**flow/design.v**
```verilog
`timescale 1ns / 1ps
module Contador_Comparador(
	input	clk, rst,
	input enable,
	output reg iguales	
	);
reg [25:0] CuentaCada20ns;
always @ (posedge rst or posedge clk) 
	begin
	  if (rst) CuentaCada20ns <= 0;  
	  else if (iguales) CuentaCada20ns <= 0;
			else if (enable) CuentaCada20ns <= CuentaCada20ns +1;
			else CuentaCada20ns <= CuentaCada20ns;
	end
always @(CuentaCada20ns)
	begin
		if (CuentaCada20ns == 5_000) 
			iguales = 'b1; 
		else iguales = 0;
end
endmodule
`timescale 1ns / 1ps
module Debouncer(
    input Clock,
    input Reset,
    input Switch,
    output reg One_Shot,
	 output reg Sw_Clean
    );
	 parameter [2:0] Ini  = 'b000;
	 parameter [2:0] Shot = 'b001;
	 parameter [2:0] Off1 = 'b011;
	 parameter [2:0] Sw_1 = 'b010;
	 parameter [2:0] Off2 = 'b110;
	 wire Delay_End;
	 reg [2:0] Status;
	 always @ (posedge Reset, posedge Clock)
		begin
			if (Reset)
				Status <= Ini;
			else
				case (Status)
					Ini: if (Switch)
						Status <= Shot;
					else
						Status <= Ini; 
					Shot: Status <= Off1;
					Off1: if (Delay_End)
						Status <= Sw_1;
					else
						Status <= Off1;
					Sw_1: if (~Switch)
						Status <= Off2;
					else
						Status <= Sw_1;
					Off2: if (Delay_End)
						Status <= Ini;
					else
						Status <= Off2;
					default: Status <= Ini;
				endcase
		end
	always @ (Status)
		begin
			case (Status)
				Ini:  begin One_Shot = 'b0; Sw_Clean = 'b0; end
				Shot: begin One_Shot = 'b1; Sw_Clean = 'b0; end
				Off1: begin One_Shot = 'b0; Sw_Clean = 'b1; end
				Sw_1: begin One_Shot = 'b0; Sw_Clean = 'b0; end
				Off2: begin One_Shot = 'b0; Sw_Clean = 'b1; end
				default: begin One_Shot = 'b0; Sw_Clean = 'b0; end
			endcase
		end
	Contador_Comparador CC(.clk(Clock), .rst(Reset), .enable(Switch), .iguales(Delay_End));
endmodule
`timescale 1ns / 1ps
module MaquinaEstados(
	input A,
	input B,
	input clk,
	input reset,
	output reg inc,
	output reg dec
);
parameter espera = 'b0000;
parameter a_0    = 'b0001; 
parameter a_1    = 'b0010; 
parameter b_0    = 'b0011; 
parameter b_1    = 'b0100; 
reg [2:0] estado;
always @ (posedge clk, posedge reset)
begin
	if(reset)
		estado <= 0;
	else
	begin
		case(estado)
		espera:
		begin
			if(A == 1 && B == 0) estado <= a_0;
			else if(B == 1 && A == 0) estado <= b_0;
		end
		a_0:
		begin
			if(B)	estado <= a_1;
		end
		b_0:
		begin
			if(A) estado <= b_1;
		end
		a_1:
		begin
			estado <= espera;
		end
		b_1:
		begin
			estado <= espera;
		end
		default:	estado <= espera;
		endcase
	end
end
always @ (estado)
begin
	case(estado)
	espera:
	begin
		inc = 0;
		dec = 0;
	end
	a_0:
	begin
		inc = 0;
		dec = 0;
	end
	b_0:
	begin
		inc = 0;
		dec = 0;
	end
	a_1:
	begin
		inc = 1;
		dec = 0;
	end
	b_1:
	begin
		inc = 0;
		dec = 1;
	end
	default:
	begin
		inc = 0;
		dec = 0;
	end
	endcase
end
endmodule
`timescale 1ns / 1ps
module SumadorRotary #(parameter [11:0] resetValue = 12'd0)(
	input clk,
	input reset,
	input inc,
	input dec,
	output reg [15:0] result
    );
parameter increase = 15;
	always @ (posedge reset or posedge clk)
		begin
		if(reset) result <= resetValue;
		else if(inc)
		begin
			result <= result+increase;
		end
		else if(dec)
		begin
				result <= result-increase;
		end
		end
endmodule
`timescale 1ns / 1ps
module RotaryEncoders #(parameter [11:0] resetValue = 12'd0)(
	input clk,
	input reset,
	input LeftA,
	input LeftB,
	input RightA,
	input RightB,
	output [15:0] result,
	output [15:0] result2,
	output moved		 
    );
	 wire LeftA_shot;
	 wire LeftB_shot;
	 wire RightA_shot;
	 wire RightB_shot;
	 wire increase;
	 wire decrease;
	 wire [15:0] res;
	 wire increase2;
	 wire decrease2;
	 wire [15:0] res2;
	 Debouncer deb1(.Clock(clk), .Reset(reset), .Switch(LeftA), .Sw_Clean(LeftA_shot));
	 Debouncer deb2(.Clock(clk), .Reset(reset), .Switch(LeftB), .Sw_Clean(LeftB_shot));
	 MaquinaEstados maquina1(.A(LeftA_shot), .B(LeftB_shot), .clk(clk), .reset(reset), .inc(increase), .dec(decrease));
	 SumadorRotary #(resetValue) sumador(.clk(clk), .reset(reset), .inc(increase), .dec(decrease), .result(res));
	 Debouncer deb4(.Clock(clk), .Reset(reset), .Switch(RightA), .Sw_Clean(RightA_shot));
	 Debouncer deb3(.Clock(clk), .Reset(reset), .Switch(RightB), .Sw_Clean(RightB_shot));
	 MaquinaEstados maquina2(.A(RightA_shot), .B(RightB_shot), .clk(clk), .reset(reset), .inc(increase2), .dec(decrease2));
	 SumadorRotary #(resetValue) sumador2(.clk(clk), .reset(reset), .inc(increase2), .dec(decrease2), .result(res2));
	 assign result = res;
	 assign result2 = res2;
	 assign moved = increase | decrease | increase2 | decrease2;
endmodule
`timescale 1ns / 1ps
module clockdiv(
	input wire clk,		 
	input wire clr,		 
	output wire dclk,		 
	output wire segclk	 
	);
reg [16:0] q;
always @(posedge clk or posedge clr)
begin
	if (clr == 1)
		q <= 0;
	else
		q <= q + 1;
end
assign segclk = q[16];
assign dclk = q[0];
endmodule
`timescale 1ns / 1ps
module vga640x480(
	input wire clk,			      
	input wire pix_en,		      
	input wire moved,		      
	input wire clr,	           
	input [15:0] posx,
	input [15:0] posy,
	input [15:0] posx2,
	input [15:0] posy2,
	output wire hsync,		  
	output wire vsync,		 
	output reg[2:0] red,	      
	output reg[2:0] green,    
	output reg[1:0] blue,	    
	output [3:0] score1,
	output [3:0] score2
	);
parameter cursor_width  = 20;
parameter cursor_height = 20;
parameter ball_size = 10;
reg [15:0] ball_x;
reg [15:0] ball_y;
localparam [6:0] cursor_size_player1 = 20;
localparam [6:0] cursor_size_player2 = 20;
reg [3:0] player1_score;
reg [3:0] player2_score;
reg [7:0] player1_color;
reg [7:0] player2_color;
parameter hpixels  = 800;        
parameter vlines   = 521;       
parameter hpulse   = 96; 	    
parameter vpulse   = 2; 	   
parameter hbp      = 144; 	  
parameter hfp      = 784; 	 
parameter vbp      = 31;   
parameter vfp      = 511; 
reg [9:0] hc;
reg [9:0] vc;
always @(posedge clk or posedge clr)
begin
	if (clr == 1)
	begin
		hc <= 0;
		vc <= 0;
	end
	else if (pix_en)
	begin
		if (hc < hpixels - 1)
			hc <= hc + 1;
		else
		begin
			hc <= 0;
			if (vc < vlines - 1)
				vc <= vc + 1;
			else
				vc <= 0;
		end
	end
end
assign hsync = (hc < hpulse) ? 0:1;
assign vsync = (vc < vpulse) ? 0:1;
reg printH_player1;
reg printV_player1;
reg printH_ball;
reg printV_ball;
reg printH_player2;
reg printV_player2;
always @*
begin
	printV_player1 = (vc > vbp + posy && vc < vbp + posy + cursor_size_player1);
	printV_player2 = (vc > vbp + posy2 && vc < vbp + posy2 + cursor_size_player2);
	printV_ball    = (vc > vbp + ball_y && vc < vbp + ball_y + ball_size);
end
always @*
begin
	printH_player1 = (hc > hbp + posx && hc < hbp + posx + cursor_size_player1);
	printH_player2 = (hc > hbp + posx2 && hc < hbp + posx2 + cursor_size_player2);
	printH_ball    = (hc > hbp + ball_x && hc < hbp + ball_x + ball_size);
end
always @ (printH_player1, printV_player1, printH_player2, printV_player2, printH_ball, printV_ball, player1_color, player2_color)
begin
	if(printH_player1 && printV_player1 && printH_ball && printV_ball && printH_player2 && printV_player2)
	begin
		red = 3'b101;
		green = 3'b110;
		blue = 2'b01;
	end
	else if(printH_player1 && printV_player1)
	begin
		red = player1_color[7:5];
		green = player1_color[4:2];
		blue = player1_color[1:0];
	end
	else if(printH_player2 && printV_player2)
	begin
		red = player2_color[7:5];
		green = player2_color[4:2];
		blue = player2_color[1:0];
	end
	else if(printH_ball && printV_ball)
	begin
		red = 3'b001;
		green = 3'b111;
		blue = 2'b01;
	end
	else
	begin
		red = 3'b000;
		green = 3'b000;
		blue = 2'b00;
	end
end
reg [8:0] random;
always @(posedge clk or posedge clr)
begin
	if (clr == 1)
		random <= 0;
	else if (pix_en)
	begin
		if (random == 400)
			random <= 0;
		else
			random <= random + 1'b1;
	end
end
reg moved_q;
always @(posedge clk or posedge clr)
begin
	if (clr == 1)
	begin
		moved_q <= 0;
		ball_x <= 300;
		ball_y <= 300;
		player1_score <= 0;
		player2_score <= 0;
		player1_color <= 8'b11100110;
		player2_color <= 8'b00101011;
	end
	else
	begin
		moved_q <= moved;
		if (moved_q)
		begin
			if((ball_x >= posx && ball_x <= posx + cursor_size_player1) && (ball_y >= posy && ball_y <= posy + cursor_size_player1))
			begin
				ball_x <= random[8:0] ;
				ball_y <= random[8:0] ;
				player1_score <= player1_score + 1;
				player1_color <= player1_color+1;
			end
			else if((ball_x >= posx2 && ball_x <= posx2 + cursor_size_player2) && (ball_y >= posy2 && ball_y <= posy2 + cursor_size_player2))
			begin
				ball_x <= random[8:0] ;
				ball_y <= random[8:0] ;
				player2_score <= player2_score + 1;
				player2_color <= player2_color+1;
			end
		end
	end
end
assign score1 = player1_score;
assign score2 = player2_score;
endmodule
`timescale 1ns / 1ps
module nCounter #(parameter integer limit=2, parameter busSize = 4)(
    input clk, enable, rst,
    output reg [busSize-1:0] count,
	 output reg overflow
    );
	 always @ (posedge rst, posedge clk)
	 begin
		if(rst)
		begin
			count<='b0;
			overflow <= 0;
		end
		else
		begin
		overflow <= 0;
		if(count == limit)  
			begin
				count<='b0;
				overflow <= 1;
			end
		else if(enable)
			count<=count+'b1;
		end
	 end
endmodule
`timescale 1ns / 1ps
module Timer #(parameter busSize = 26, parameter binTime = 50_000_000)(
    input clk, enable, rst,
    output reg toggle
    );
	 reg [busSize-1:0] localCount;
	 reg [busSize-1:0] limit;
	always @ (posedge rst, posedge clk) 
	begin
		if (rst) begin localCount <= 0; limit <= binTime; end
		else if (toggle) localCount <= 0;
		else if (enable) localCount <= localCount +1;
	end
	always @ (limit, localCount) 
	begin
		if (localCount == limit) toggle = 'b1; 
		else toggle = 'b0;
	end
endmodule
`timescale 1ns / 1ps
module Mux4_4(
    input [3:0] numA,
	 input [3:0] numB,
	 input [3:0] numC,
	 input [3:0] numD,
    input [1:0] sw,
    output [3:0] out
    );
	 assign out = (sw[0] == 1) ? (sw[1] == 1 ? numD : numB) : (sw[1] == 1 ? numC : numA);
endmodule
`timescale 1ns / 1ps
module bin_to_hex(
    input w,
    input x,
    input y,
    input z,
    output [6:0] num
    );
		assign num[6]= (~w&~x&~y&z)| (~w&x&~y&~z)| (w&x&~y&z)| (w&~x&y&z);
		assign num[5]= (w&x&y&z)| (w&x&y&~z)| (w&x&~y&~z)| (w&~x&y&z)|(~w&x&y&~z)|(~w&x&~y&z);
		assign num[4]= (~w&~x&y&~z)| (w&x&~y&~z)| (w&x&y);
		assign num[3]= (x&y&z)| (~x&~y&z)| (w&~x&y&~z)| (~w&x&~y&~z);
		assign num[2]= (~w&z)| (~x&~y&z)| (~w&x&~y);
		assign num[1] = (~w&~x&~y&z)| (~w&~x&y&z)| (~w&~x&y&~z)| (~w&x&y&z)| (w&x&~y&z);
		assign num[0]= (~w&~x&~y)| (~w&x&y&z)| (w&x&~y&~z);
endmodule
`timescale 1ns / 1ps
module Display(
	 input clk,
	 input rst,
	 input [3:0]A, 
	 input [3:0]B, 
	 input [3:0]C, 
	 input [3:0]D,
    output [6:0] numOut,
    output [3:0] transistor
    );
	 wire tggl;
	 wire [1:0] switcher;
	 wire [3:0] currentNumber;
	 Timer #(22, 250_000) dispTimer(.clk(clk), .enable(1'b1), .rst(rst), .toggle(tggl));  
	 nCounter #(4, 2) switch(.clk(clk),.count(switcher), .enable(tggl), .rst(rst), .overflow());  
	 Mux4_4 numbers(.sw(switcher), .numA(D), .numB(C), .numC(B), .numD(A), .out(currentNumber));
	 Mux4_4 oneCold(.sw(switcher), .numA(4'b0111), .numB(4'b1011), .numC(4'b1101), .numD(4'b1110), .out(transistor));
	 bin_to_hex converter(.w(currentNumber[3]),.x(currentNumber[2]),.y(currentNumber[1]),.z(currentNumber[0]), .num(numOut));	 
endmodule
`timescale 1ns / 1ps
module SuperBallPickupMasterRotaryChampionDeluxe5(
	input LeftA,
	input LeftB,
	input RightA,
	input RightB,
	input LeftA2,
	input LeftB2,
	input RightA2,
	input RightB2,
	input wire clk,			 
	input wire reset,			 
	output wire [6:0] seg,	 
	output wire [3:0] an,	 
	output wire dp,			 
	output wire [2:0] red,	 
	output wire [2:0] green, 
	output wire [1:0] blue,	 
	output wire hsync,		 
	output wire vsync,			 
	output resetOut
	);
wire segclk;
wire dclk;
assign dp = 1;
wire [15:0] posx;
wire [15:0] posy;
wire [15:0] posx2;
wire [15:0] posy2;
wire moved1;
wire moved2;
RotaryEncoders #(12'd100) rot(.clk(clk),.reset(reset), .LeftA(LeftA),.LeftB(LeftB),.RightA(RightA),.RightB(RightB),.result(posx),.result2(posy),.moved(moved1));
RotaryEncoders #(12'd400) rot2(.clk(clk),.reset(reset), .LeftA(LeftA2),.LeftB(LeftB2),.RightA(RightA2),.RightB(RightB2),.result(posx2),.result2(posy2),.moved(moved2));
clockdiv U1(.clk(clk),.clr(reset),.segclk(segclk),.dclk(dclk));
wire [3:0] score1;
wire [3:0] score2;
vga640x480 U3(.clk(clk),.pix_en(~dclk),.moved(moved1 | moved2),.clr(reset),.hsync(hsync),.vsync(vsync), .posx(posx), .posy(posy),  .posx2(posx2), .posy2(posy2), .red(red),.green(green),.blue(blue),.score1(score1),.score2(score2));
Display outputDisp(.clk(clk),.rst(reset),.A(4'b0001),.B(score1),.C(4'b0010),.D(score2),.numOut(seg),.transistor(an));
assign resetOut = reset;
endmodule
```
**flow/run.sh**
```bash
#!/bin/bash
# the make line also repeats each setting of config.mk as NAME=value (left out here)
make -C /OpenROAD-flow-scripts/flow DESIGN_CONFIG=/design/flow/config.mk WORK_HOME=/design/flow/orfs CLKGATE_MAP_FILE= finish
```
**flow/config.mk**
```make
export PLATFORM = sky130hd
export DESIGN_NAME = SuperBallPickupMasterRotaryChampionDeluxe5
export DESIGN_NICKNAME = SuperBallPickupMasterRotaryChampionDeluxe5
export VERILOG_FILES = /design/flow/design.v
export SDC_FILE = /design/flow/constraint.sdc
export NUM_CORES = 4
export LEC_CHECK = 0
export ABC_AREA = 1
export CAP_MARGIN = 20
export CORE_MARGIN = 2
export CORE_UTILIZATION = 66
export SETUP_SLACK_MARGIN = 0.5
export SLEW_MARGIN = 20
```
**flow/constraint.sdc**
```tcl
create_clock -name core_clock -period 6.72 [get_ports {clk}]
set_input_delay 1.3440 -clock core_clock [delete_from_list [all_inputs] [get_ports {clk}]]
set_output_delay 1.3440 -clock core_clock [all_outputs]
set_load 0.01 [all_outputs]
```
==> flow_summary_export.csv, run 1 <==
group,metric,value,unit
clock_network,cts_hold_buf,0,
synth,top_area_cell,"dfrtp_1",
synth,synth_nets,4471,
global_route,grt_overflow,0,
run_status,status,"complete, no violations",
worst_hold_path,worst_hold_path.endpoint,"rot.deb2.Status[4]",
global_route,grtUsageMet2,48.1,%
power_and_ir_drop,pwr-share-clk,44.6,%
clock_network,cts_buffers,47,
sta,fmax,169,MHz
synth,top_cells_by_count,"nand2_1 (850), inv_1 (646), nor2_1 (416)",
critical_path,cp.buffers_inverters,2,
detailed_routing,drt-vias-per-instance,5.55,
critical_path,timing.rr.end,"U3.player2_color[2]",
place,place_inst,4770,
detailed_routing,wl,69.5,mm
critical_path,crit_chain,"inv_1 -> ha_1 -> nand2_1 -> nand3_1 -> or3_1 -> nand2_2 -> nor2_1 -> nand2_1 -> nor2_1 -> a21oi_1 -> ha_1 -> a211o_1 -> a211oi_1 -> nand4_1 -> nor2_4 -> nand3_4 -> nand2_1 -> nor2_1 -> nor2_1 -> clkdlybuf4s50_1",
floorplan,placement_rows,79,
synth,ys_area,30900,µm²
global_route,met1_usage,41.1,%
place,dpl_cell_area,31900,µm²
critical_path,crit_slowest_cell,"dfstp_4",
sta,drv_slew,0,
sta,finalCriticalPeriod,5.92,ns
worst_hold_path,hold_depth,1,
synth,synth.avg_cell_area,7.43,µm²
synth,synthDistinctLibCells,71,
global_route,track_usage,29.3,%
detailed_routing,diodes,0,
power_and_ir_drop,p_switching,1.63,mW
clock_network,cts_max_level,2,
global_route,grt_pass1_wl,119,mm
synth,ys.flops,420,
synth,ys.warnings.count,9,
floorplan,die_h,220,µm
sta,worstMarginPinSlew,0.913,ns
floorplan,dieArea,48600,µm²
global_route,first_global_vias,25500,
critical_path,crit_top_cell,"nor2_1",
power_and_ir_drop,clk-power,2.79,mW
clock_network,cts.sink_count,420,
detailed_routing,drc,0,
clock_network,clock_latency,0.61,ns
power_and_ir_drop,pwr_density_cell,186,nW/µm²
detailed_routing,firstDrtPassIters,6,
critical_path,rr_worst_depth,18,
layout,fin_nets,4528,
synth,synth-edff-count,0,
synth,async_flop_share,100,%
layout,final_cell_area,33700,µm²
power_and_ir_drop,p_leak,16.9,nW
worst_hold_path,min_from,"rot.deb2.Status[3]",
power_and_ir_drop,p_comb_share,8.8,%
power_and_ir_drop,p_sw_share,26.0,%
synth,xor_share,6.66,%
critical_path,cp.arrival,4.57,ns
sta,max-slew-margin-rel,38.6,%
critical_path,r2r_slack,2.87,ns
critical_path,critPathCapture,"blue[0]",
layout,final_core_util,72.7,%
synth,top_logic_kind,"simple AND/OR/NAND/NOR gates",
sta,hold_violations,0,
synth,mux_area_share,0,%
floorplan,io_pins,33,
synth,ff_type,"dfrtp_1",
place,io_buffers,31,
synth,ys_sh_simple,27.8,%
global_route,grt_max_degree,162,
power_and_ir_drop,maxPowerGroup,"registers",
detailed_routing,ant_nets,0,
sta,finalSetupTns,0,ns
floorplan,core-area,46400,µm²
floorplan,initial_core_util,66.7,%
clock_network,cts.path.max_buffers,3,
detailed_routing,vias,27000,
synth,adder_share,12.2,%
synth,synth.most_common_cell,"nand2_1",
sta,fin_skew,0.0213,ns
power_and_ir_drop,intPower,4.63,mW
sta,finalSetupViolations,0,
critical_path,crit_start,"U3.ball_x[2]",
synth,top_cell_area_share,31.0,%
synth,syn-cell-area,30900,µm²
synth,top_cells_by_area,"dfrtp_1 (31%), ha_1 (12%), nand2_1 (10%), inv_1 (7.8%), nor2_1 (5.0%)",
place,dp_hpwl,51.1,mm
clock_network,clkTransAtPathRegs,0.06,ns
critical_path,reg2reg_from,"rot.sumador2.result[2]",
layout,layout.cells.non_filler,4864,
detailed_routing,drtIter0Drc,2114,
critical_path,critPathMaxFanout,9,
clock_network,cts_tree,"built",
layout,area_growth_syn_to_layout,8.96,%
worst_hold_path,hold_path_class,"reg2reg",
critical_path,crit_family,"simple AND/OR/NAND/NOR gates",
critical_path,required,5.38,ns
power_and_ir_drop,p_seq,2.92,mW
sta,period_used_share,88.0,%
synth,yosys.area_share.aoi,10.5,%
floorplan,die_w,220,µm
critical_path,slowest_delay,0.68,ns
synth,postSynthCellCount,4161,
synth,yosys.stat.seqShare,34.1,%
run,cap_viol_max_count,0,
place,gp_congestion,0.910,
power_and_ir_drop,p_seq_share,46.6,%
critical_path,critPathLaunchType,"flop",
global_route,grtUsageMet3,3.33,%
critical_path,worst-path-stages,20,
synth,ys_cells,4161,
clock_network,cts_root_buf,"clkbuf_16",
global_route,grt_busiest_layer,"met2",
power_and_ir_drop,vdd_drop_max,0.234,mV
critical_path,crit_type,"reg2out",
critical_path,end_kind,"primary output",
detailed_routing,wire_per_inst,14.3,µm
run,warnings,75,
power_and_ir_drop,pg_comb,0.551,mW
sta,rsz0062_at_grt,"true",
global_route,antenna_found_initial,0,
-- repair_timing --
item / in CTS / in global routing
buffers inserted: 0 / 6
setup endpoints to repair: 1 / 8
pin swaps: 0 / 1
gates cloned: 0 / 0
gates resized: 1 / 16
-- routing by layer --
metal	up-vias	wire, µm	share of wire, %
met5	-	0	0
met1	12500	32900	47
met2	594	31600	45
li1	13800	-	-
met4	0	1490	2.1
met3	109	3530	5.1
-- through the flow --
step | hold WS, ns | worst slack (ns) | power (mW)
CTS | 0.435 | 0.545 | 6.32
global route | 0.445 | 0.476 | 6.54
global placement | 0.421 | 1.23 | 3.49
floorplan | 0.417 | -0.259 | 3.37
detailed placement | 0.428 | 1.16 | 3.51
finish | 0.428 | 0.803 | 6.26
-- cell type report --
cell class,instances,area [µm²]
Multi-Input combinational cell,3042,17700
Fill cell,3832,12700
Sequential cell,420,10600
Inverter,657,2480
Clock buffer,67,1360
Tap cell,607,759
Timing Repair Buffer,50,478
Clock inverter,21,325
==> run 2: changes to the inputs <==
- CAP_MARGIN: 20 -> 15
- CORE_ASPECT_RATIO: unset -> 0.73
- CORE_UTILIZATION: 66 -> 72
- CTS_CLUSTER_DIAMETER: unset -> 321
- CTS_CLUSTER_SIZE: unset -> 15
- GPL_ROUTABILITY_DRIVEN: unset -> 0
- PLACE_DENSITY_LB_ADDON: unset -> 0.01
- SETUP_SLACK_MARGIN: 0.5 -> 1.46
- clock period: 6.72 -> 5.67 ns (I/O delays scaled with it)
==> flow_summary_export.csv, run 2 <==
group,metric,value,unit
clock_network,cts_max_level,1,
critical_path,crit_slowest_cell,"dfstp_4",
place,dpl_cell_area,32000,µm²
critical_path,crit_chain,"inv_4 -> ha_4 -> nand2_4 -> nand3_4 -> or3_1 -> nand2_2 -> nor2_1 -> nand2_1 -> nor2_1 -> a21oi_1 -> ha_1 -> a211o_1 -> a211oi_2 -> nand4_1 -> nor2_4 -> nand3_4 -> nand2_2 -> nand2_1 -> nand2_1 -> inv_1 -> buf_2",
synth,ys.flops,420,
synth,ys_area,30900,µm²
worst_hold_path,hold_depth,1,
critical_path,rr_worst_depth,19,
global_route,antenna_found_initial,0,
critical_path,worst-path-stages,21,
power_and_ir_drop,p_sw_share,28.0,%
global_route,grt_max_degree,126,
sta,drv_slew,0,
worst_hold_path,worst_hold_path.endpoint,"rot.deb1.Status[4]",
layout,final_cell_area,33400,µm²
synth,xor_share,6.66,%
sta,finalSetupViolations,0,
synth,mux_area_share,0,%
synth,synth_nets,4471,
global_route,grt_overflow,0,
synth,syn-cell-area,30900,µm²
synth,postSynthCellCount,4161,
run,warnings,74,
floorplan,die_h,181,µm
sta,rsz0062_at_grt,"true",
synth,synthDistinctLibCells,71,
clock_network,cts_tree,"built",
global_route,track_usage,34.1,%
synth,synth.avg_cell_area,7.43,µm²
critical_path,slowest_delay,0.66,ns
synth,synth.most_common_cell,"nand2_1",
worst_hold_path,hold_path_class,"reg2reg",
clock_network,clock_latency,0.66,ns
sta,finalSetupTns,0,ns
critical_path,required,4.54,ns
detailed_routing,drt-vias-per-instance,5.86,
critical_path,crit_type,"reg2out",
power_and_ir_drop,maxPowerGroup,"registers",
sta,hold_violations,0,
clock_network,cts_root_buf,"clkbuf_16",
floorplan,die_w,247,µm
synth,top_cells_by_area,"dfrtp_1 (31%), ha_1 (12%), nand2_1 (10%), inv_1 (7.8%), nor2_1 (5.0%)",
synth,yosys.area_share.aoi,10.5,%
critical_path,end_kind,"primary output",
power_and_ir_drop,p_leak,16.8,nW
floorplan,dieArea,44600,µm²
layout,fill_cells,3090,
power_and_ir_drop,intPower,4.52,mW
worst_hold_path,min_from,"rot.deb1.Status[3]",
floorplan,initial_core_util,73.4,%
synth,top_cell_area_share,31.0,%
sta,whs,0.435,ns
detailed_routing,ant_nets,0,
layout,area_growth_syn_to_layout,7.92,%
power_and_ir_drop,p_seq,3.45,mW
floorplan,core-area,42100,µm²
detailed_routing,diodes,0,
critical_path,crit_start,"U3.ball_x[2]",
power_and_ir_drop,pwr-share-clk,34.2,%
floorplan,io_pins,33,
critical_path,timing.rr.end,"U3.player2_score[2]",
critical_path,critPathMaxFanout,8,
detailed_routing,drtIter0Drc,3034,
clock_network,cts.sink_count,420,
sta,fin_skew,0.0588,ns
critical_path,cp.arrival,4.10,ns
synth,yosys.stat.seqShare,34.1,%
synth,top_logic_kind,"simple AND/OR/NAND/NOR gates",
place,io_buffers,31,
global_route,first_global_vias,26100,
critical_path,crit_family,"simple AND/OR/NAND/NOR gates",
critical_path,critPathLaunchType,"flop",
power_and_ir_drop,vdd_drop_max,0.296,mV
power_and_ir_drop,pwr_density_cell,188,nW/µm²
synth,ys_cells,4161,
synth,top_area_cell,"dfrtp_1",
sta,worstMarginPinSlew,1.05,ns
clock_network,cts.path.max_buffers,3,
critical_path,crit_top_cell,"nand2_1",
power_and_ir_drop,p_comb_share,10.8,%
sta,finalCriticalPeriod,5.23,ns
critical_path,cp.buffers_inverters,3,
sta,fmax,191,MHz
run_status,status,"complete, no violations",
critical_path,reg2reg_from,"rot2.sumador.result[4]",
run,cap_viol_max_count,0,
critical_path,r2r_slack,1.75,ns
sta,period_used_share,92.3,%
synth,synth-edff-count,0,
layout,fin_nets,4550,
synth,ys_sh_simple,27.8,%
synth,adder_share,12.2,%
sta,max-slew-margin-rel,29.7,%
synth,async_flop_share,100,%
detailed_routing,wl,76.4,mm
power_and_ir_drop,p_seq_share,55.0,%
detailed_routing,drc,0,
clock_network,cts_buffers,31,
detailed_routing,vias,28300,
critical_path,critPathCapture,"green[0]",
place,dp_hpwl,55.9,mm
synth,top_cells_by_count,"nand2_1 (850), inv_1 (646), nor2_1 (416)",
power_and_ir_drop,clk-power,2.15,mW
floorplan,placement_rows,64,
power_and_ir_drop,p_switching,1.76,mW
detailed_routing,wire_per_inst,15.8,µm
clock_network,clkTransAtPathRegs,0.08,ns
power_and_ir_drop,pg_comb,0.678,mW
detailed_routing,firstDrtPassIters,9,
global_route,grt_pass1_wl,127,mm
synth,ff_type,"dfrtp_1",
synth,ys.warnings.count,9,
[run 2: metrics by stage]
stage	total power, mW	util (%)	setup slack [ns]	instances
after floorplan	3.99	-	-1.10	4161
after global placement	4.14	75.9	0.530	4732
after detailed placement	4.17	75.9	0.366	4732
after CTS	6.31	78.4	0.496	4800
after global routing	6.57	79.2	0.250	4825
final	6.28	79.2	0.436	4825
[run 2: final cells by class]
cell class	count	area, µm²	share of cell area (%)
clock buffers	56	870	2.61
clock inverters	1	20.0	0.0600
inverters	657	2490	7.45
multi-input cells	3042	18000	53.9
flip-flops and latches	420	10600	31.7
well taps	561	702	2.10
repair buffers	88	752	2.25
[run 2: timing repair]
action	4_1_cts	5_1_grt
setup endpoints to repair	8	14
gates resized	66	53
hold buffers	0	0
pin swaps	15	24
buffers inserted	11	25
[run 2: per-layer routing]
metal	routed length, µm	vias up	track usage (%)	part of all wire (%)
met3	7240	178	5.72	9.5
met5	0	-	0	0
met1	35500	13000	51.7	46
li1	-	13800	-	-
met2	31500	1212	50.6	41
met4	2180	0	8.65	2.9
==> run 3: changes to the inputs <==
- CAP_MARGIN: 15 -> 20
- CELL_PAD_IN_SITES_GLOBAL_PLACEMENT: unset -> 0
- CORE_ASPECT_RATIO: 0.73 -> 1.35
- CTS_CLUSTER_DIAMETER: 321 -> 299
- GPL_ROUTABILITY_DRIVEN: 0 -> unset
- HOLD_SLACK_MARGIN: unset -> 0.09
- MIN_ROUTING_LAYER: unset -> met1
- PLACE_DENSITY_LB_ADDON: 0.01 -> 0.12
- SETUP_SLACK_MARGIN: 1.46 -> 0.89
- clock period: 5.67 -> 5.63 ns (I/O delays scaled with it)
==> flow_summary_export.csv, run 3 <==
group,metric,value,unit
run_status,status,"complete, no violations",
synth,top_cell_area_share,31.0,%
detailed_routing,drt-vias-per-instance,5.79,
critical_path,slowest_delay,0.66,ns
global_route,first_global_vias,26600,
layout,fill_cells,3159,
synth,ff_type,"dfrtp_1",
synth,syn-cell-area,30900,µm²
synth,ys_sh_simple,27.8,%
critical_path,rr_worst_depth,18,
critical_path,timing.rr.end,"U3.player2_color[7]",
global_route,grt_max_degree,132,
global_route,grt_overflow,0,
run,cap_viol_max_count,0,
global_route,grt_pass1_wl,120,mm
place,io_buffers,31,
synth,top_area_cell,"dfrtp_1",
synth,postSynthCellCount,4161,
power_and_ir_drop,p_seq_share,55.7,%
detailed_routing,wire_per_inst,15.0,µm
synth,top_cells_by_area,"dfrtp_1 (31%), ha_1 (12%), nand2_1 (10%), inv_1 (7.8%), nor2_1 (5.0%)",
synth,ys_cells,4161,
sta,finalCriticalPeriod,5.15,ns
synth,yosys.stat.seqShare,34.1,%
sta,drv_slew,0,
layout,fin_nets,4553,
clock_network,cts_max_level,1,
detailed_routing,wl,72.1,mm
detailed_routing,drtIter0Drc,1662,
sta,period_used_share,91.5,%
power_and_ir_drop,clk-power,2.10,mW
synth,synthDistinctLibCells,71,
worst_hold_path,hold_path_class,"reg2reg",
clock_network,clock_latency,0.60,ns
place,gp_congestion,0.947,
synth,synth.most_common_cell,"nand2_1",
synth,yosys.area_share.aoi,10.5,%
floorplan,placement_rows,88,
synth,adder_share,12.2,%
synth,synth.avg_cell_area,7.43,µm²
place,dp_hpwl,52.5,mm
clock_network,clkTransAtPathRegs,0.08,ns
power_and_ir_drop,p_sw_share,27.3,%
power_and_ir_drop,totalPowerFinal,6.25,mW
floorplan,io_pins,33,
clock_network,cts.sink_count,420,
place,place_inst,4705,
power_and_ir_drop,vdd_drop_max,0.278,mV
critical_path,crit_slowest_cell,"dfstp_4",
clock_network,cts_hold_buf,0,
sta,setup_slack,0.479,ns
critical_path,r2r_slack,1.72,ns
sta,max-slew-margin-rel,32.9,%
critical_path,critPathLaunchType,"flop",
layout,final_core_util,78.6,%
critical_path,critPathMaxFanout,5,
clock_network,cts.path.max_buffers,3,
critical_path,required,4.50,ns
power_and_ir_drop,intPower,4.54,mW
critical_path,worst-path-stages,18,
worst_hold_path,hold_depth,1,
synth,ys_area,30900,µm²
power_and_ir_drop,p_comb_share,10.7,%
critical_path,crit_family,"simple AND/OR/NAND/NOR gates",
detailed_routing,vias,27800,
power_and_ir_drop,p_seq,3.48,mW
clock_network,cts_root_buf,"clkbuf_16",
power_and_ir_drop,pwr-share-clk,33.6,%
floorplan,initial_core_util,72.6,%
synth,top_logic_kind,"simple AND/OR/NAND/NOR gates",
run,warnings,74,
sta,hold_violations,0,
critical_path,critPathCapture,"blue[0]",
place,pre_cts_ws,0.512,ns
synth,mux_area_share,0,%
synth,ys.warnings.count,9,
layout,area_growth_syn_to_layout,8.28,%
sta,fmax,194,MHz
worst_hold_path,min_from,"rot2.deb4.Status[3]",
worst_hold_path,worst_hold_path.endpoint,"rot2.deb4.Status[4]",
power_and_ir_drop,pwr_density_cell,187,nW/µm²
critical_path,cp.buffers_inverters,4,
global_route,antenna_found_initial,1,
global_route,track_usage,32.0,%
critical_path,reg2reg_from,"rot.sumador.result[2]",
synth,top_cells_by_count,"nand2_1 (850), inv_1 (646), nor2_1 (416)",
floorplan,core-area,42600,µm²
power_and_ir_drop,pg_comb,0.669,mW
detailed_routing,drc,0,
synth,xor_share,6.66,%
power_and_ir_drop,maxPowerGroup,"registers",
critical_path,cp.arrival,4.02,ns
critical_path,crit_type,"reg2out",
clock_network,cts_tree,"built",
detailed_routing,ant_nets,0,
synth,async_flop_share,100,%
power_and_ir_drop,p_leak,16.8,nW
detailed_routing,firstDrtPassIters,7,
sta,fin_skew,0.0201,ns
floorplan,die_w,182,µm
critical_path,crit_chain,"ha_1 -> inv_1 -> o21ai_0 -> xor2_1 -> nand3b_1 -> nand2_1 -> inv_1 -> ha_1 -> a211o_1 -> a211oi_2 -> nand4_1 -> nor2_2 -> nand3_4 -> buf_6 -> nand2_2 -> nor2_1 -> nor2_1 -> buf_2",
sta,worstMarginPinSlew,1.01,ns
critical_path,end_kind,"primary output",
power_and_ir_drop,p_switching,1.71,mW
sta,rsz0062_at_grt,"true",
layout,layout.cells.non_filler,4806,
sta,finalSetupViolations,0,
synth,ys.flops,420,
synth,synth_nets,4471,
clock_network,cts_buffers,31,
floorplan,die_h,245,µm
synth,synth-edff-count,0,
floorplan,dieArea,44600,µm²
critical_path,crit_start,"U3.ball_x[5]",
-- run 3: routing by layer --
metal	up-vias	share of wire, %	GRT usage, %
li1	13800	-	-
met1	13000	40	36.9
met2	775	50	59.2
met3	231	4.4	3.04
met4	0	5.5	15.7
met5	-	0	0
-- run 3: what timing repair did --
action | 4_1_cts | 5_1_grt
resized | 80 | 76
cloned | 0 | 0
buffers inserted | 29 | 16
pin swaps | 23 | 29
setup endpoints to repair | 8 | 8
-- run 3: layout make-up --
type                       instances  area, µm²  area share (%)
timing repair buffer              91        800            2.39
sequential                       420      10600            31.6
antenna                            1       2.50         0.00747
inverter                         657       2490            7.43
multi-input combinational       3042      18100            54.0
clock buffer                      55        866            2.59
tap                              540        676            2.02
-- run 3: metrics by stage --
step | cell area (µm²) | hold WS [ns] | setup TNS, ns
3_5_place_dp | 31900 | 0.428 | 0
4_1_cts | 33100 | 0.447 | 0
3_3_place_gp | 31900 | 0.419 | 0
6_report | 33500 | 0.437 | 0
2_1_floorplan | 30900 | 0.417 | -433.29
5_1_grt | 33500 | 0.449 | 0
==> run 4: changes to the inputs <==
- ABC_AREA: 1 -> 0
- CELL_PAD_IN_SITES_GLOBAL_PLACEMENT: 0 -> unset
- CORE_ASPECT_RATIO: 1.35 -> 1.78
- CORE_UTILIZATION: 72 -> 40
- CTS_CLUSTER_DIAMETER: 299 -> 24
- CTS_CLUSTER_SIZE: 15 -> unset
- GPL_TIMING_DRIVEN: unset -> 0
- HOLD_SLACK_MARGIN: 0.09 -> 0.28
- MAX_ROUTING_LAYER: unset -> met4
- PLACE_DENSITY: unset -> 0.8
- PLACE_DENSITY_LB_ADDON: 0.12 -> unset
- SETUP_SLACK_MARGIN: 0.89 -> 0.46
- SLEW_MARGIN: 20 -> 30
- clock period: 5.63 -> 5.73 ns (I/O delays scaled with it)
==> flow_summary_export.csv, run 4 <==
group,metric,value,unit
power_and_ir_drop,p_seq_share,38.1,%
synth,adder_share,13.3,%
synth,async_flop_share,100,%
place,pre_cts_ws,-0.829,ns
layout,area_growth_syn_to_layout,21.3,%
floorplan,dieArea,73600,µm²
critical_path,critPathMaxFanout,7,
synth,top_cell_area_share,33.6,%
synth,synthDistinctLibCells,90,
synth,postSynthCellCount,3086,
global_route,track_usage,20.5,%
critical_path,required,4.58,ns
power_and_ir_drop,p_switching,2.32,mW
global_route,grtUsageMet2,36.8,%
clock_network,cts_root_buf,"clkbuf_16",
run_status,check.faults,"negative setup slack",
synth,ys_cells,3086,
place,gp_congestion,0.910,
sta,rsz0062_at_grt,"true",
floorplan,die_w,204,µm
detailed_routing,ant_nets,0,
detailed_routing,drc,0,
worst_hold_path,hold_depth,1,
clock_network,cts_max_level,3,
critical_path,cp.arrival,4.93,ns
clock_network,cts_buffers,83,
sta,finalSetupViolations,8,
worst_hold_path,hold_path_class,"reg2reg",
clock_network,cts_hold_buf,0,
critical_path,timing.rr.end,"U3.player2_color[7]",
power_and_ir_drop,pwr-share-clk,55.2,%
synth,yosys.area_share.aoi,11.7,%
run,warnings,70,
worst_hold_path,min_from,"rot.deb2.Status[3]",
power_and_ir_drop,vdd_drop_max,0.279,mV
global_route,grtUsageMet3,3.85,%
floorplan,core-area,70600,µm²
synth,ys_sh_simple,20.1,%
clock_network,cts.sink_count,420,
synth,syn-cell-area,28500,µm²
worst_hold_path,worst_hold_path.endpoint,"rot.deb2.Status[4]",
sta,fin_skew,0.0359,ns
sta,max-slew-margin-rel,41.8,%
run_status,status,"finished with violations",
power_and_ir_drop,p_sw_share,25.9,%
critical_path,crit_slowest_cell,"or4_4",
critical_path,critPathCapture,"green[1]",
detailed_routing,drtIter0Drc,1371,
synth,top_logic_kind,"simple AND/OR/NAND/NOR gates",
critical_path,worst-path-stages,18,
clock_network,clock_latency,0.64,ns
sta,whs,0.399,ns
sta,fmax,165,MHz
critical_path,crit_type,"reg2out",
run,cap_viol_max_count,0,
global_route,antenna_found_initial,1,
sta,finalCriticalPeriod,6.08,ns
detailed_routing,wire_per_inst,17.4,µm
critical_path,slowest_delay,0.49,ns
synth,top_area_cell,"dfrtp_1",
place,dpl_cell_area,30300,µm²
sta,hold_violations,0,
critical_path,crit_family,"simple AND/OR/NAND/NOR gates",
power_and_ir_drop,p_leak,15.7,nW
power_and_ir_drop,p_seq,3.42,mW
critical_path,end_kind,"primary output",
global_route,met1_usage,19.2,%
floorplan,placement_rows,130,
detailed_routing,vias,24200,
synth,synth.most_common_cell,"dfrtp_1",
power_and_ir_drop,intPower,6.64,mW
place,dp_hpwl,50.1,mm
place,io_buffers,24,
power_and_ir_drop,pwr_density_cell,259,nW/µm²
critical_path,crit_chain,"buf_4 -> buf_6 -> or4_4 -> a21oi_1 -> nand3b_1 -> nand2_1 -> ha_1 -> or3_1 -> o21ai_2 -> a21oi_2 -> a31oi_1 -> o21ai_1 -> o211ai_1 -> nand3_2 -> buf_12 -> mux2_2 -> a221o_1 -> buf_2",
critical_path,r2r_slack,1.11,ns
power_and_ir_drop,pg_comb,0.600,mW
power_and_ir_drop,clk-power,4.94,mW
layout,fin_nets,3596,
power_and_ir_drop,p_comb_share,6.7,%
synth,xor_share,12.6,%
global_route,grt_pass1_wl,120,mm
detailed_routing,drt-vias-per-instance,5.66,
clock_network,clkTransAtPathRegs,0.05,ns
layout,fill_cells,6183,
synth,ys.warnings.count,9,
critical_path,crit_start,"rot.sumador2.result[2]",
synth,ys.flops,420,
sta,period_used_share,106,%
synth,mux_area_share,1.69,%
sta,worstMarginPinSlew,0.867,ns
sta,setup_slack,-0.348,ns
critical_path,rr_worst_depth,16,
critical_path,cp.buffers_inverters,4,
layout,final_cell_area,34600,µm²
synth,top_cells_by_count,"dfrtp_1 (383), ha_1 (296), xnor2_1 (264)",
global_route,grt_max_degree,32,
synth,synth-edff-count,0,
detailed_routing,firstDrtPassIters,5,
critical_path,reg2reg_from,"rot.sumador2.result[2]",
floorplan,io_pins,33,
synth,ff_type,"dfrtp_1",
clock_network,cts.path.max_buffers,3,
floorplan,initial_core_util,40.4,%
synth,top_cells_by_area,"dfrtp_1 (34%), ha_1 (13%), xnor2_1 (8.1%), xor2_1 (4.5%), nand2_1 (3.4%)",
global_route,grt_overflow,0,
global_route,grt_busiest_layer,"met2",
sta,drv_slew,0,
synth,synth.avg_cell_area,9.25,µm²
power_and_ir_drop,maxPowerGroup,"clock",
synth,yosys.stat.seqShare,37.0,%
detailed_routing,wl,74.3,mm
synth,synth_nets,3396,
clock_network,cts_tree,"built",
synth,ys_area,28500,µm²
critical_path,critPathLaunchType,"flop",
global_route,first_global_vias,25400,
floorplan,die_h,360,µm
-- run 4: layout make-up --
| type | instances | area [µm²] | area share [%] |
|---|---|---|---|
| Timing Repair Buffer | 115 | 1170 | 3.38 |
| Sequential cell | 420 | 10600 | 30.6 |
| Antenna cell | 1 | 2.50 | 0.00723 |
| Clock inverter | 59 | 741 | 2.14 |
| Inverter | 181 | 693 | 2.00 |
| Multi-Input combinational cell | 2407 | 17800 | 51.3 |
| Buffer | 78 | 337 | 0.972 |
| Tap cell | 924 | 1160 | 3.34 |
| Clock buffer | 96 | 2180 | 6.28 |
-- run 4: timing repair --
action / CTS / global route
pin swaps: 48 / 22
setup buffers: 54 / 18
endpoints found under the setup margin: 8 / 8
gates resized: 190 / 35
cloned: 1 / 0
-- run 4: metrics by stage --
step	utilization, %	setup TNS [ns]	std cells	power [mW]
final	49.0	-2.23	4281	8.96
after global routing	49.0	-3.15	4281	9.35
after CTS	48.6	0	4262	9.06
after detailed placement	43.0	-5.81	4052	4.07
after global placement	42.4	-1513.37	4034	4.00
after floorplan	-	-402.65	3086	3.87
-- run 4: metal layers --
metal | up-vias | part of all wire, % | wire (µm)
met3 | 386 | 5.2 | 3880
met5 | - | 0 | 0
met1 | 11700 | 35 | 26200
met2 | 815 | 52 | 38900
met4 | 0 | 7.2 | 5320
li1 | 11300 | - | -
==> run 5: changes to the inputs <==
- ABC_AREA: 0 -> 1
- CTS_CLUSTER_DIAMETER: 24 -> unset
- GPL_TIMING_DRIVEN: 0 -> unset
- HOLD_SLACK_MARGIN: 0.28 -> unset
- MIN_ROUTING_LAYER: met1 -> met2
- PLACE_DENSITY: 0.8 -> unset
- PLACE_DENSITY_LB_ADDON: unset -> 0.05
- SETUP_SLACK_MARGIN: 0.46 -> unset
- SLEW_MARGIN: 30 -> 20
==> flow_summary_export.csv, run 5 <==
group,metric,value,unit
synth,synth_nets,4471,
sta,hold_violations,0,
global_route,met1_usage,0,%
power_and_ir_drop,vdd_drop_max,0.281,mV
sta,fmax,181,MHz
detailed_routing,drc,0,
clock_network,cts_hold_buf,0,
synth,yosys.stat.seqShare,34.1,%
power_and_ir_drop,p_switching,2.03,mW
critical_path,cp.buffers_inverters,3,
sta,fin_skew,0.0276,ns
worst_hold_path,worst_hold_path.endpoint,"rot.deb1.Status[4]",
worst_hold_path,min_from,"rot.deb1.Status[3]",
synth,synthDistinctLibCells,71,
power_and_ir_drop,pg_comb,0.654,mW
detailed_routing,drt-vias-per-instance,7.24,
synth,async_flop_share,100,%
power_and_ir_drop,pwr_density_cell,214,nW/µm²
critical_path,critPathMaxFanout,6,
critical_path,timing.rr.end,"U3.player1_score[2]",
global_route,first_global_vias,39500,
synth,top_cell_area_share,31.0,%
critical_path,reg2reg_from,"rot.sumador2.result[2]",
critical_path,cp.arrival,4.37,ns
critical_path,critPathLaunchType,"flop",
floorplan,dieArea,79600,µm²
synth,mux_area_share,0,%
global_route,track_usage,34.8,%
floorplan,io_pins,33,
sta,finalSetupViolations,0,
synth,syn-cell-area,30900,µm²
detailed_routing,firstDrtPassIters,7,
power_and_ir_drop,p_sw_share,27.5,%
power_and_ir_drop,maxPowerGroup,"registers",
clock_network,cts.path.max_buffers,3,
power_and_ir_drop,pwr-share-clk,44.7,%
place,gp_congestion,0.971,
detailed_routing,drtIter0Drc,6935,
sta,drv_slew,0,
clock_network,cts.sink_count,420,
critical_path,r2r_slack,1.53,ns
power_and_ir_drop,p_comb_share,8.9,%
synth,ys_cells,4161,
clock_network,cts_buffers,46,
power_and_ir_drop,p_seq,3.43,mW
clock_network,clkTransAtPathRegs,0.07,ns
synth,top_cells_by_count,"nand2_1 (850), inv_1 (646), nor2_1 (416)",
power_and_ir_drop,p_seq_share,46.4,%
synth,top_logic_kind,"simple AND/OR/NAND/NOR gates",
global_route,antenna_found_initial,1,
synth,postSynthCellCount,4161,
place,dp_hpwl,65.8,mm
synth,synth.most_common_cell,"nand2_1",
sta,finalCriticalPeriod,5.51,ns
sta,whs,0.439,ns
synth,synth-edff-count,0,
synth,ys.warnings.count,9,
global_route,grtUsageMet2,45.2,%
synth,ff_type,"dfrtp_1",
floorplan,die_h,375,µm
run_status,status,"complete, no violations",
place,dpl_cell_area,32700,µm²
run,cap_viol_max_count,0,
layout,fill_cells,8053,
layout,area_growth_syn_to_layout,11.6,%
critical_path,crit_top_cell,"nor2_1",
layout,fin_nets,4555,
critical_path,crit_type,"reg2out",
detailed_routing,vias,38500,
power_and_ir_drop,clk-power,3.30,mW
floorplan,die_w,212,µm
floorplan,core-area,76900,µm²
global_route,grt_overflow,0,
worst_hold_path,hold_depth,1,
critical_path,end_kind,"primary output",
sta,max-slew-margin-rel,33.6,%
layout,final_cell_area,34500,µm²
synth,yosys.area_share.aoi,10.5,%
critical_path,crit_start,"U3.ball_x[2]",
clock_network,cts_tree,"built",
critical_path,crit_family,"simple AND/OR/NAND/NOR gates",
detailed_routing,wire_per_inst,16.7,µm
synth,top_area_cell,"dfrtp_1",
synth,xor_share,6.66,%
place,io_buffers,31,
sta,worstMarginPinSlew,0.996,ns
critical_path,required,4.58,ns
critical_path,worst-path-stages,21,
critical_path,rr_worst_depth,19,
global_route,grt_busiest_layer,"met2",
sta,period_used_share,96.2,%
clock_network,cts_max_level,2,
detailed_routing,ant_nets,0,
critical_path,slowest_delay,0.57,ns
power_and_ir_drop,intPower,5.36,mW
synth,adder_share,12.2,%
global_route,grt_max_degree,97,
detailed_routing,wl,88.7,mm
power_and_ir_drop,p_leak,17.2,nW
clock_network,cts_root_buf,"clkbuf_16",
synth,synth.avg_cell_area,7.43,µm²
synth,ys_sh_simple,27.8,%
worst_hold_path,hold_path_class,"reg2reg",
critical_path,critPathCapture,"green[2]",
floorplan,initial_core_util,40.2,%
synth,top_cells_by_area,"dfrtp_1 (31%), ha_1 (12%), nand2_1 (10%), inv_1 (7.8%), nor2_1 (5.0%)",
floorplan,placement_rows,136,
run,warnings,68,
critical_path,crit_chain,"inv_1 -> ha_1 -> nand2_1 -> nand3_2 -> or3_4 -> nand2_2 -> nor2_1 -> nand2_1 -> nor2_1 -> a21oi_1 -> ha_1 -> a211o_1 -> a211oi_2 -> nand4_1 -> nor2_4 -> nand3_4 -> buf_4 -> nand2_1 -> nor2_1 -> nor2_1 -> clkbuf_2",
synth,ys_area,30900,µm²
global_route,grtUsageMet3,37.6,%
critical_path,crit_slowest_cell,"dfstp_2",
synth,ys.flops,420,
clock_network,clock_latency,0.62,ns
global_route,grt_pass1_wl,141,mm
-- run 5: repair_timing --
item / 4_1_cts / 5_1_grt
endpoints found under the setup margin: 8 / 8
gates resized: 13 / 37
pin swaps: 0 / 12
cloned: 0 / 0
buffers inserted: 0 / 12
-- run 5: routing by layer --
layer / share of wire [%] / routed length, µm
met1: 0 / 0
met3: 33 / 28800
met2: 57 / 50300
met5: 0 / 0
met4: 11 / 9570
-- run 5: through the flow --
step	power, mW	cells	setup WS, ns	TNS, ns	utilization, %
after global placement	4.13	5220	0.468	0	42.5
after global routing	7.75	5318	-0.00537	-0.0153	44.9
after floorplan	3.95	4161	-1.05	-402.65	-
after detailed placement	4.14	5220	0.434	0	42.5
final	7.39	5319	0.218	0	44.9
after CTS	7.47	5306	0.0382	0	44.6
-- run 5: area by class of cell --
cell class	count	area [µm²]	area share, %
clock inverter	22	302	0.874
tap	1035	1290	3.75
sequential	420	10600	30.6
inverter	657	2470	7.16
clock buffer	64	1330	3.85
timing repair buffer	78	721	2.09
antenna	1	2.50	0.00725
multi-input combinational	3042	17800	51.7
==> run 6: changes to the inputs <==
- ABC_AREA: 1 -> 0
- CORE_ASPECT_RATIO: 1.78 -> unset
- CORE_MARGIN: 2 -> 3
- CORE_UTILIZATION: 40 -> 38
- CTS_CLUSTER_SIZE: unset -> 58
- GPL_ROUTABILITY_DRIVEN: unset -> 1
- MAX_ROUTING_LAYER: met4 -> unset
- MIN_ROUTING_LAYER: met2 -> unset
- PLACE_DENSITY: unset -> 0.86
- PLACE_DENSITY_LB_ADDON: 0.05 -> unset
- SETUP_SLACK_MARGIN: unset -> 1.06
- SLEW_MARGIN: 20 -> 5
- clock period: 5.73 -> 16.9 ns (I/O delays scaled with it)
==> flow_summary_export.csv, run 6 <==
group,metric,value,unit
run_status,status,"complete, no violations",
synth,ys.warnings.count,9,
critical_path,critPathCapture,"green[0]",
synth,ys_area,28500,µm²
detailed_routing,drtIter0Drc,1694,
detailed_routing,vias,22600,
global_route,first_global_vias,22200,
power_and_ir_drop,pwr_density_cell,77.1,nW/µm²
power_and_ir_drop,p_sw_share,25.3,%
critical_path,cp.buffers_inverters,2,
critical_path,crit_family,"simple AND/OR/NAND/NOR gates",
synth,top_area_cell,"dfrtp_1",
clock_network,cts.path.max_buffers,3,
synth,ys_cells,3086,
run,cap_viol_max_count,0,
global_route,grt_overflow,0,
power_and_ir_drop,vdd_drop_max,0.0906,mV
power_and_ir_drop,pwr-share-clk,44.3,%
power_and_ir_drop,p_switching,0.613,mW
clock_network,clock_latency,0.59,ns
power_and_ir_drop,pg_comb,0.191,mW
synth,mux_area_share,1.69,%
global_route,track_usage,15.9,%
sta,drv_slew,0,
floorplan,core-area,73700,µm²
critical_path,crit_start,"rot.sumador2.result[2]",
critical_path,rr_worst_depth,15,
clock_network,cts_root_buf,"clkbuf_16",
critical_path,timing.rr.end,"U3.ball_x[7]",
global_route,grt_max_degree,174,
sta,worstMarginPinSlew,1.04,ns
layout,final_core_util,42.7,%
synth,async_flop_share,100,%
critical_path,required,13.52,ns
clock_network,cts.sink_count,420,
run,warnings,71,
synth,synth.most_common_cell,"dfrtp_1",
critical_path,critPathMaxFanout,9,
detailed_routing,diodes,0,
clock_network,cts_resized,0,
floorplan,placement_rows,99,
synth,ff_type,"dfrtp_1",
synth,yosys.stat.seqShare,37.0,%
floorplan,io_pins,33,
detailed_routing,drt-vias-per-instance,5.53,
floorplan,initial_core_util,38.7,%
clock_network,cts_buffers,44,
worst_hold_path,worst_hold_path.endpoint,"rot2.deb4.Status[4]",
sta,finalCriticalPeriod,9.07,ns
critical_path,reg2reg_from,"rot.sumador.result[4]",
critical_path,crit_type,"reg2out",
sta,whs,0.433,ns
synth,yosys.area_share.aoi,11.7,%
detailed_routing,wl,62.9,mm
global_route,grt_pass1_wl,107,mm
place,dpl_cell_area,29800,µm²
synth,postSynthCellCount,3086,
clock_network,cts_hold_buf,0,
sta,hold_violations,0,
worst_hold_path,hold_path_class,"reg2reg",
clock_network,cts_max_level,2,
sta,finalSetupTns,0,ns
synth,top_logic_kind,"simple AND/OR/NAND/NOR gates",
detailed_routing,drc,0,
worst_hold_path,hold_depth,1,
detailed_routing,firstDrtPassIters,7,
critical_path,cp.arrival,5.69,ns
synth,synthDistinctLibCells,90,
floorplan,die_h,280,µm
synth,synth-edff-count,0,
power_and_ir_drop,p_seq_share,47.8,%
power_and_ir_drop,maxPowerGroup,"registers",
sta,finalSetupViolations,0,
layout,area_growth_syn_to_layout,10.3,%
clock_network,cts_tree,"built",
synth,adder_share,13.3,%
power_and_ir_drop,intPower,1.81,mW
power_and_ir_drop,totalPowerFinal,2.43,mW
power_and_ir_drop,p_comb_share,7.9,%
floorplan,die_w,280,µm
power_and_ir_drop,clk-power,1.08,mW
synth,ys_sh_simple,20.1,%
synth,synth.avg_cell_area,9.25,µm²
power_and_ir_drop,p_seq,1.16,mW
sta,period_used_share,53.7,%
synth,top_cells_by_count,"dfrtp_1 (383), ha_1 (296), xnor2_1 (264)",
synth,top_cells_by_area,"dfrtp_1 (34%), ha_1 (13%), xnor2_1 (8.1%), xor2_1 (4.5%), nand2_1 (3.4%)",
critical_path,slowest_delay,0.63,ns
power_and_ir_drop,p_leak,14.3,nW
layout,final_cell_area,31500,µm²
critical_path,crit_slowest_cell,"dfstp_2",
critical_path,critPathLaunchType,"flop",
synth,ys.flops,420,
synth,top_cell_area_share,33.6,%
clock_network,clkTransAtPathRegs,0.07,ns
critical_path,worst-path-stages,16,
floorplan,dieArea,78400,µm²
synth,syn-cell-area,28500,µm²
critical_path,end_kind,"primary output",
sta,fin_skew,0.0334,ns
layout,fin_nets,3407,
critical_path,crit_chain,"inv_1 -> ha_1 -> nand2b_1 -> a21oi_1 -> xnor2_1 -> ha_1 -> nand4_1 -> nor3_1 -> a2111oi_0 -> nand4_1 -> or4b_1 -> nor4_1 -> nand3_1 -> mux2_2 -> a211oi_1 -> clkdlybuf4s50_1",
detailed_routing,ant_nets,0,
place,io_buffers,31,
sta,fmax,110,MHz
place,dp_hpwl,44.6,mm
detailed_routing,wire_per_inst,15.4,µm
worst_hold_path,min_from,"rot2.deb4.Status[3]",
place,gp_congestion,0.911,
critical_path,r2r_slack,12.21,ns
sta,rsz0062_at_grt,"false",
clock_network,post_cts_buffers,0,
synth,synth_nets,3396,
synth,xor_share,12.6,%
global_route,antenna_found_initial,0,
sta,max-slew-margin-rel,28.9,%
-- run 6: per-stage QoR --
step / instances / worst slack, ns
floorplan: 3086 / 1.89
global placement: 4009 / 8.64
detailed placement: 4009 / 8.51
CTS: 4088 / 7.86
global route: 4089 / 7.47
finish: 4089 / 7.83
-- run 6: routing by layer --
layer | track usage [%] | part of all wire (%) | up-vias
met1 | 20.9 | 45 | 11000
met4 | 6.82 | 4.0 | 0
met5 | 0 | 0 | -
li1 | - | - | 10900
met2 | 26.3 | 46 | 557
met3 | 2.20 | 4.4 | 161
-- run 6: cell type report --
cell class / instances / area [µm²]
Tap cell: 959 / 1200
Inverter: 181 / 687
Clock buffer: 58 / 1250
Fill cell: 6759 / 42200
Timing Repair Buffer: 43 / 420
Clock inverter: 21 / 367
Multi-Input combinational cell: 2407 / 17000
Sequential cell: 420 / 10600
==> run 7: changes to the inputs <==
- CELL_PAD_IN_SITES_DETAIL_PLACEMENT: unset -> 2
- CELL_PAD_IN_SITES_GLOBAL_PLACEMENT: unset -> 3
- CORE_ASPECT_RATIO: unset -> 0.85
- CORE_MARGIN: 3 -> 5
- CORE_UTILIZATION: 38 -> 27
- CTS_CLUSTER_SIZE: 58 -> 36
- MIN_ROUTING_LAYER: unset -> met2
- PLACE_DENSITY: 0.86 -> unset
- PLACE_DENSITY_LB_ADDON: unset -> 0.12
- SETUP_SLACK_MARGIN: 1.06 -> -0.24
- SLEW_MARGIN: 5 -> 15
- TNS_END_PERCENT: unset -> 90
- clock period: 16.9 -> 6.54 ns (I/O delays scaled with it)
==> flow_summary_export.csv, run 7 <==
group,metric,value,unit
floorplan,dieArea,112000,µm²
place,dpl_cell_area,30800,µm²
worst_hold_path,min_from,"rot2.deb4.Status[3]",
synth,top_cells_by_count,"dfrtp_1 (383), ha_1 (296), xnor2_1 (264)",
sta,setup_slack,-0.123,ns
critical_path,crit_family,"simple AND/OR/NAND/NOR gates",
synth,mux_area_share,1.69,%
run,warnings,74,
detailed_routing,drc,0,
synth,top_cells_by_area,"dfrtp_1 (34%), ha_1 (13%), xnor2_1 (8.1%), xor2_1 (4.5%), nand2_1 (3.4%)",
sta,finalCriticalPeriod,6.66,ns
synth,synth.most_common_cell,"dfrtp_1",
power_and_ir_drop,intPower,5.06,mW
critical_path,required,5.23,ns
critical_path,crit_chain,"inv_1 -> ha_1 -> nor2b_2 -> a21oi_2 -> xnor2_2 -> ha_1 -> nand4_1 -> nor3_1 -> a2111oi_1 -> nand4_1 -> or4b_4 -> nor4_1 -> nand3_1 -> nor3b_1 -> a211oi_2 -> clkdlybuf4s50_1",
detailed_routing,ant_nets,0,
detailed_routing,firstDrtPassIters,8,
synth,top_logic_kind,"simple AND/OR/NAND/NOR gates",
sta,finalSetupViolations,4,
run_status,check.faults,"negative setup slack",
synth,ys_sh_simple,20.1,%
critical_path,crit_start,"rot.sumador2.result[2]",
floorplan,initial_core_util,27.1,%
synth,syn-cell-area,28500,µm²
worst_hold_path,hold_depth,1,
sta,finalSetupTns,-0.251,ns
critical_path,end_kind,"primary output",
detailed_routing,drtIter0Drc,2791,
detailed_routing,wire_per_inst,19.9,µm
layout,layout.cells.non_filler,4611,
global_route,grt_max_degree,116,
sta,worstMarginPinSlew,1.09,ns
place,pre_cts_ws,0.0595,ns
clock_network,cts_root_buf,"clkbuf_16",
layout,final_core_util,31.4,%
critical_path,crit_slowest_cell,"clkdlybuf4s50_1",
layout,area_growth_syn_to_layout,15.9,%
synth,ys_cells,3086,
power_and_ir_drop,p_seq,3.01,mW
run_status,status,"finished with violations",
power_and_ir_drop,maxPowerGroup,"clock",
global_route,grt_pass1_wl,146,mm
power_and_ir_drop,clk-power,3.42,mW
synth,synth_nets,3396,
detailed_routing,drt-vias-per-instance,6.90,
critical_path,rr_worst_depth,13,
critical_path,cp.buffers_inverters,2,
global_route,first_global_vias,38600,
floorplan,core-area,105000,µm²
synth,async_flop_share,100,%
power_and_ir_drop,vdd_drop_max,0.185,mV
synth,postSynthCellCount,3086,
clock_network,clkTransAtPathRegs,0.06,ns
synth,ys.flops,420,
synth,xor_share,12.6,%
floorplan,die_w,363,µm
synth,adder_share,13.3,%
synth,synthDistinctLibCells,90,
detailed_routing,wl,91.9,mm
synth,yosys.stat.seqShare,37.0,%
power_and_ir_drop,p_switching,1.89,mW
critical_path,critPathLaunchType,"flop",
place,place_inst,4498,
power_and_ir_drop,pwr_density_cell,210,nW/µm²
sta,max-slew-margin-rel,26.9,%
power_and_ir_drop,pg_comb,0.530,mW
clock_network,cts_buffers,55,
sta,period_used_share,102,%
power_and_ir_drop,pwr-share-clk,49.1,%
floorplan,io_pins,33,
synth,top_area_cell,"dfrtp_1",
critical_path,reg2reg_from,"rot.sumador2.result[4]",
power_and_ir_drop,p_seq_share,43.3,%
critical_path,critPathMaxFanout,5,
layout,final_cell_area,33100,µm²
place,io_buffers,31,
power_and_ir_drop,p_leak,14.9,nW
place,dp_hpwl,66.9,mm
critical_path,worst-path-stages,16,
synth,ys.warnings.count,9,
synth,ys_area,28500,µm²
synth,synth-edff-count,0,
critical_path,timing.rr.end,"U3.player2_score[1]",
clock_network,clock_latency,0.67,ns
floorplan,placement_rows,110,
global_route,grt_overflow,0,
critical_path,critPathCapture,"green[0]",
sta,drv_slew,0,
worst_hold_path,worst_hold_path.endpoint,"rot2.deb4.Status[4]",
power_and_ir_drop,p_sw_share,27.2,%
floorplan,die_h,310,µm
sta,fmax,150,MHz
place,gp_congestion,0.895,
critical_path,crit_type,"reg2out",
sta,hold_violations,0,
global_route,antenna_found_initial,1,
clock_network,cts_tree,"built",
critical_path,slowest_delay,0.59,ns
synth,synth.avg_cell_area,9.25,µm²
global_route,track_usage,24.2,%
worst_hold_path,hold_path_class,"reg2reg",
clock_network,cts.path.max_buffers,3,
clock_network,cts.sink_count,420,
layout,fill_cells,11700,
run,cap_viol_max_count,0,
layout,fin_nets,3474,
critical_path,r2r_slack,1.67,ns
critical_path,cp.arrival,5.35,ns
sta,fin_skew,0.0415,ns
synth,ff_type,"dfrtp_1",
power_and_ir_drop,p_comb_share,7.6,%
detailed_routing,vias,31800,
synth,top_cell_area_share,33.6,%
clock_network,cts_max_level,2,
synth,yosys.area_share.aoi,11.7,%
==> run 7: final cells by class <==
cell class,count,area (µm²),share of cell area [%]
diodes,1,2.50,0.00756
flip-flops and latches,420,10600,31.9
clock inverters,32,503,1.52
repair buffers,99,878,2.65
well taps,1400,1750,5.29
multi-input cells,2407,17200,52.0
clock buffers,71,1500,4.52
inverters,181,683,2.06
==> run 7: what timing repair did <==
item,CTS,global route
setup buffers,3,4
hold buffers,0,0
pin swaps,2,5
gates resized,10,34
endpoints found under the setup margin,8,8
==> run 7: layer usage <==
layer / vias to the layer above / share of wire, % / track usage, %
met3: 375 / 42 / 33.2
met1: 11500 / 0 / -
li1: 11000 / - / -
met2: 8943 / 54 / 29.7
met4: 12 / 3.4 / 3.17
met5: - / 0.33 / 2.54
==> run 7: metrics by stage <==
step                      total power [mW]  hold slack, ns
final                                 6.96           0.437
after global placement                3.54           0.416
after global routing                  7.32           0.451
after detailed placement              3.59           0.428
after CTS                             7.07           0.441
after floorplan                       3.39           0.408
Power and IR drop assume default switching activity.
